## arbiter_puf
module arbiter_puf #(parameter challenge_size = 8, response_width = 24)
					(input logic [challenge_size-1 : 0] challenge,
					input logic clk, reset,
					output logic [response_width-1 : 0] response);
Size: roughly 3800 flip-flops.
Settings: LEC_CHECK=0, CAP_MARGIN=20, CORE_MARGIN=2, CORE_UTILIZATION=72, CTS_CLUSTER_DIAMETER=359, CTS_CLUSTER_SIZE=19, PLACE_DENSITY_LB_ADDON=0.0, SETUP_SLACK_MARGIN=0.62, SLEW_MARGIN=20; clock period 2.15 ns.
run.sh (not shown) runs the stock make flow with config.mk's settings and CLKGATE_MAP_FILE=.
Change:
--- a/flow/config.mk
+++ b/flow/config.mk
@@ -7,2 +7,3 @@
 export LEC_CHECK = 0
+export ABC_AREA = 1
 export CAP_MARGIN = 20
@@ -10,6 +11,6 @@
 export CORE_UTILIZATION = 72
-export CTS_CLUSTER_DIAMETER = 359
-export CTS_CLUSTER_SIZE = 19
-export PLACE_DENSITY_LB_ADDON = 0.0
-export SETUP_SLACK_MARGIN = 0.62
+export CTS_CLUSTER_DIAMETER = 227
+export GPL_ROUTABILITY_DRIVEN = 0
+export PLACE_DENSITY_LB_ADDON = 0.01
+export SETUP_SLACK_MARGIN = 0.63
 export SLEW_MARGIN = 20
What happened: Setup slack got worse by 33 ps; critical path depth does not change; register-to-register slack gains 330 ps; area after synthesis barely changes.
Change:
==> flow/config.mk (replaced) <==
export PLATFORM = sky130hd
export DESIGN_NAME = arbiter_puf
export DESIGN_NICKNAME = arbiter_puf
export VERILOG_FILES = /design/flow/design.v
export SDC_FILE = /design/flow/constraint.sdc
export NUM_CORES = 4
export LEC_CHECK = 0
export CAP_MARGIN = 20
export CORE_ASPECT_RATIO = 0.72
export CORE_MARGIN = 2
export CORE_UTILIZATION = 72
export CTS_CLUSTER_SIZE = 57
export HOLD_SLACK_MARGIN = 0.29
export PLACE_DENSITY_LB_ADDON = 0.0
export SETUP_SLACK_MARGIN = 0.62
export SLEW_MARGIN = 20
Result: Clock skew climbs by 7.8 ps. Clock power drops by 5.6%. Wire length drops by 2.4%. Die size is about the same. Sequential cell count is unchanged. Non-clock buffer count drops by 43. Power drops by 3.9%. Count of clock-buffer cells in the layout drops by 38. Via count drops by 1.9%. Cell count drops by 2.3%. Core utilization drops by 0.34 points.
Change:
--- a/flow/config.mk
+++ b/flow/config.mk
@@ -8,8 +8,6 @@
 export CAP_MARGIN = 20
-export CORE_ASPECT_RATIO = 0.72
 export CORE_MARGIN = 2
 export CORE_UTILIZATION = 72
-export CTS_CLUSTER_SIZE = 57
-export HOLD_SLACK_MARGIN = 0.29
-export PLACE_DENSITY_LB_ADDON = 0.0
+export CTS_CLUSTER_SIZE = 19
+export PLACE_DENSITY_LB_ADDON = 0.01
 export SETUP_SLACK_MARGIN = 0.62
Effect:
- The new run passed the timing, DRC and antenna checks
- cell area rises by about 0.46%
- first-iteration DRC count falls by 15%
- global-route usage is about the same
- sequential power is about the same
- total power rises by 3.2%
- count of clock-buffer cells in the layout falls by 1
- worst hold slack loses 240 ps
Change:
--- a/flow/config.mk
+++ b/flow/config.mk
@@ -7,8 +7,12 @@
 export LEC_CHECK = 0
-export CAP_MARGIN = 20
+export ABC_AREA = 1
+export CAP_MARGIN = 0
 export CORE_MARGIN = 2
 export CORE_UTILIZATION = 72
-export CTS_CLUSTER_SIZE = 19
+export CTS_CLUSTER_DIAMETER = 362
+export CTS_CLUSTER_SIZE = 15
+export GPL_ROUTABILITY_DRIVEN = 0
+export HOLD_SLACK_MARGIN = 0.29
 export PLACE_DENSITY_LB_ADDON = 0.01
-export SETUP_SLACK_MARGIN = 0.62
-export SLEW_MARGIN = 20
+export SETUP_SLACK_MARGIN = 0.57
+export SLEW_MARGIN = 40
=>
- utilization drops by 1.8 points
- final area drops by 2.2%
- wire length barely changes
- fmax climbs by 1.0%
- power drops by 12%
- final cell count hardly moves
- setup slack gets better by 19 ps
- global-route usage drops by 0.45 points
- clock power drops by 27%

---

arbiter_puf again, from the RTL that the note above started with.
==> flow/design.v (excerpt) <==
module arbiter_puf #(parameter challenge_size = 8, response_width = 24)
					(input logic [challenge_size-1 : 0] challenge,
					input logic clk, reset,
					output logic [response_width-1 : 0] response);
logic [challenge_size-1 : 0] out_lfsr;
logic [31:0] out_muxchain;
logic temp_out_mux1, temp_out_mux2;
logic out_mux1, out_mux2, en;
logic [7:0] count;
logic temp_comp;
logic [response_width-1 : 0] temp_response;
lfsr #(challenge_size) lfsr1(.clk(clk), .en_lfsr(en), .reset(reset), .in_lfsr(challenge), .out_lfsr(out_lfsr));
logic [7:0] out_chain0, out_chain1;
chain c0 (.in(en), .clk(clk), .reset(reset), .challenge(out_lfsr), .out_chain(out_chain0));
chain c1 (.in(en), .clk(clk), .reset(reset), .challenge(out_lfsr), .out_chain(out_chain1));
assign out_muxchain[7:0] = out_chain0;
assign out_muxchain[15:8] = out_chain1;
assign out_muxchain[31:16] = '0;
mux16_1 m3(.in0(out_muxchain[0]), .in1(out_muxchain[1]), .in2(out_muxchain[2]), .in3(out_muxchain[3]), .in4(out_muxchain[4]), .in5(out_muxchain[5]), .in6(out_muxchain[6]), .in7(out_muxchain[7]), .in8(out_muxchain[8]), .in9(out_muxchain[9]), .in10(out_muxchain[10]), .in11(out_muxchain[11]), .in12(out_muxchain[12]), .in13(out_muxchain[13]), .in14(out_muxchain[14]), .in15(out_muxchain[15]), .se(out_lfsr[3:0]), .out(temp_out_mux1)); 
mux16_1 m4(.in0(out_muxchain[16]), .in1(out_muxchain[17]), .in2(out_muxchain[18]), .in3(out_muxchain[19]), .in4(out_muxchain[20]), .in5(out_muxchain[21]), .in6(out_muxchain[22]), .in7(out_muxchain[23]), .in8(out_muxchain[24]), .in9(out_muxchain[25]), .in10(out_muxchain[26]), .in11(out_muxchain[27]), .in12(out_muxchain[28]), .in13(out_muxchain[29]), .in14(out_muxchain[30]), .in15(out_muxchain[31]), .se(out_lfsr[7:4]), .out(temp_out_mux2));
assign  out_mux1 = temp_out_mux1;
assign  out_mux2 = temp_out_mux2;
always_ff@(posedge clk, negedge reset)
begin:SEQ
	if(~reset)
	begin
		count <= '0;
		temp_response <= '0;
		temp_comp <= '0;
		response <= '0;
		en <= 0;
	end
	else
	begin
		if(count < response_width)
		begin
			if(out_mux1 > out_mux2)
			begin
				temp_comp <= 1;
			end
			else
			begin
				temp_comp <= 0;
			end
			temp_response <= {temp_comp, temp_response[response_width-1 : 1]};
  ...
Settings: LEC_CHECK=0, CAP_MARGIN=20, CORE_ASPECT_RATIO=0.72, CORE_MARGIN=2, CORE_UTILIZATION=72, CTS_CLUSTER_SIZE=57, HOLD_SLACK_MARGIN=0.29, PLACE_DENSITY_LB_ADDON=0.05, SETUP_SLACK_MARGIN=0.62, SLEW_MARGIN=0; clock period 2.15 ns.
Next try:
ABC_AREA = 1   (was not set)
CAP_MARGIN = 30   (was 20)
CORE_ASPECT_RATIO = not set   (was 0.72)
CTS_CLUSTER_DIAMETER = 227   (was not set)
CTS_CLUSTER_SIZE = 15   (was 57)
GPL_ROUTABILITY_DRIVEN = 0   (was not set)
PLACE_DENSITY_LB_ADDON = 0.01   (was 0.05)
SETUP_SLACK_MARGIN = 0.57   (was 0.62)
SLEW_MARGIN = 40   (was 0)
Effect:
- The changed run finished with timing, DRC and antenna clean
- maximum frequency climbs by a few percent
- final cell count hardly moves
- routed wire length is lower by a few percent
- worst setup slack gets better by 120 ps
- area after synthesis stays flat
- clock power is lower by about a fifth
- critical path depth is lower by 5
- combinational power climbs by well over a third
Next try:
ABC_AREA = not set   (was 1)
CAP_MARGIN = 20   (was 30)
CTS_CLUSTER_DIAMETER = not set   (was 227)
CTS_CLUSTER_SIZE = 57   (was 15)
GPL_ROUTABILITY_DRIVEN = not set   (was 0)
HOLD_SLACK_MARGIN = not set   (was 0.29)
PLACE_DENSITY_LB_ADDON = 0.0   (was 0.01)
SETUP_SLACK_MARGIN = 0.62   (was 0.57)
SLEW_MARGIN = 20   (was 40)
The new run passed the timing, DRC and antenna checks.
Routed wire length increases by 1.2%.
Via count stays flat.
Core utilization increases by 2.1 points.
Flip-flop count stays the same.
Worst setup slack gets worse by 40 ps.
Clock-buffer cell count increases by 238.
Worst hold slack gets worse by 210 ps.
Next try:
ABC_AREA = 1   (was not set)
CTS_CLUSTER_DIAMETER = 227   (was not set)
CTS_CLUSTER_SIZE = 15   (was 57)
GPL_ROUTABILITY_DRIVEN = 0   (was not set)
HOLD_SLACK_MARGIN = 0.29   (was not set)
PLACE_DENSITY_LB_ADDON = 0.01   (was 0.0)
SETUP_SLACK_MARGIN = 0.63   (was 0.62)
SLEW_MARGIN = 40   (was 20)
Count of clock-buffer cells in the layout came out lower by 238.
Hold slack is better by 210 ps.
Clock power goes down by about 27%.
Synthesized cell count increases by about 2.2%.
Utilization drops by 2.0 points.
Setup slack improves by 41 ps.
Synthesized area stays flat.
Non-clock buffer count climbs by 2.
Next try:
ABC_AREA = not set   (was 1)
CAP_MARGIN = 0   (was 20)
CORE_ASPECT_RATIO = 0.72   (was not set)
CTS_CLUSTER_DIAMETER = not set   (was 227)
CTS_CLUSTER_SIZE = 57   (was 15)
GPL_ROUTABILITY_DRIVEN = not set   (was 0)
PLACE_DENSITY_LB_ADDON = 0.0   (was 0.01)
SETUP_SLACK_MARGIN = 0.62   (was 0.63)
SLEW_MARGIN = 20   (was 40)
Worst hold slack improves by 22 ps. Sequential share of layout area decreases by 0.79 points. Synthesized area stays flat. Die area barely changes. Power increases by 10%. Sequential power is about the same. Clock skew increases by 12 ps.
Next try:
CORE_ASPECT_RATIO = 0.71   (was 0.72)
CTS_CLUSTER_DIAMETER = 359   (was not set)
CTS_CLUSTER_SIZE = 19   (was 57)
HOLD_SLACK_MARGIN = not set   (was 0.29)
Via count came out lower by 1.9%.
Worst setup slack is worse by 37 ps.
Power came out lower by 16%.
Hold slack is worse by 210 ps.
Non-clock buffer count came out higher by 2.
Sequential power is about the same.
Register-to-register slack is worse by 40 ps.
Final cell count came out lower by 1.8%.
Power is estimated from default activity; no workload was simulated.
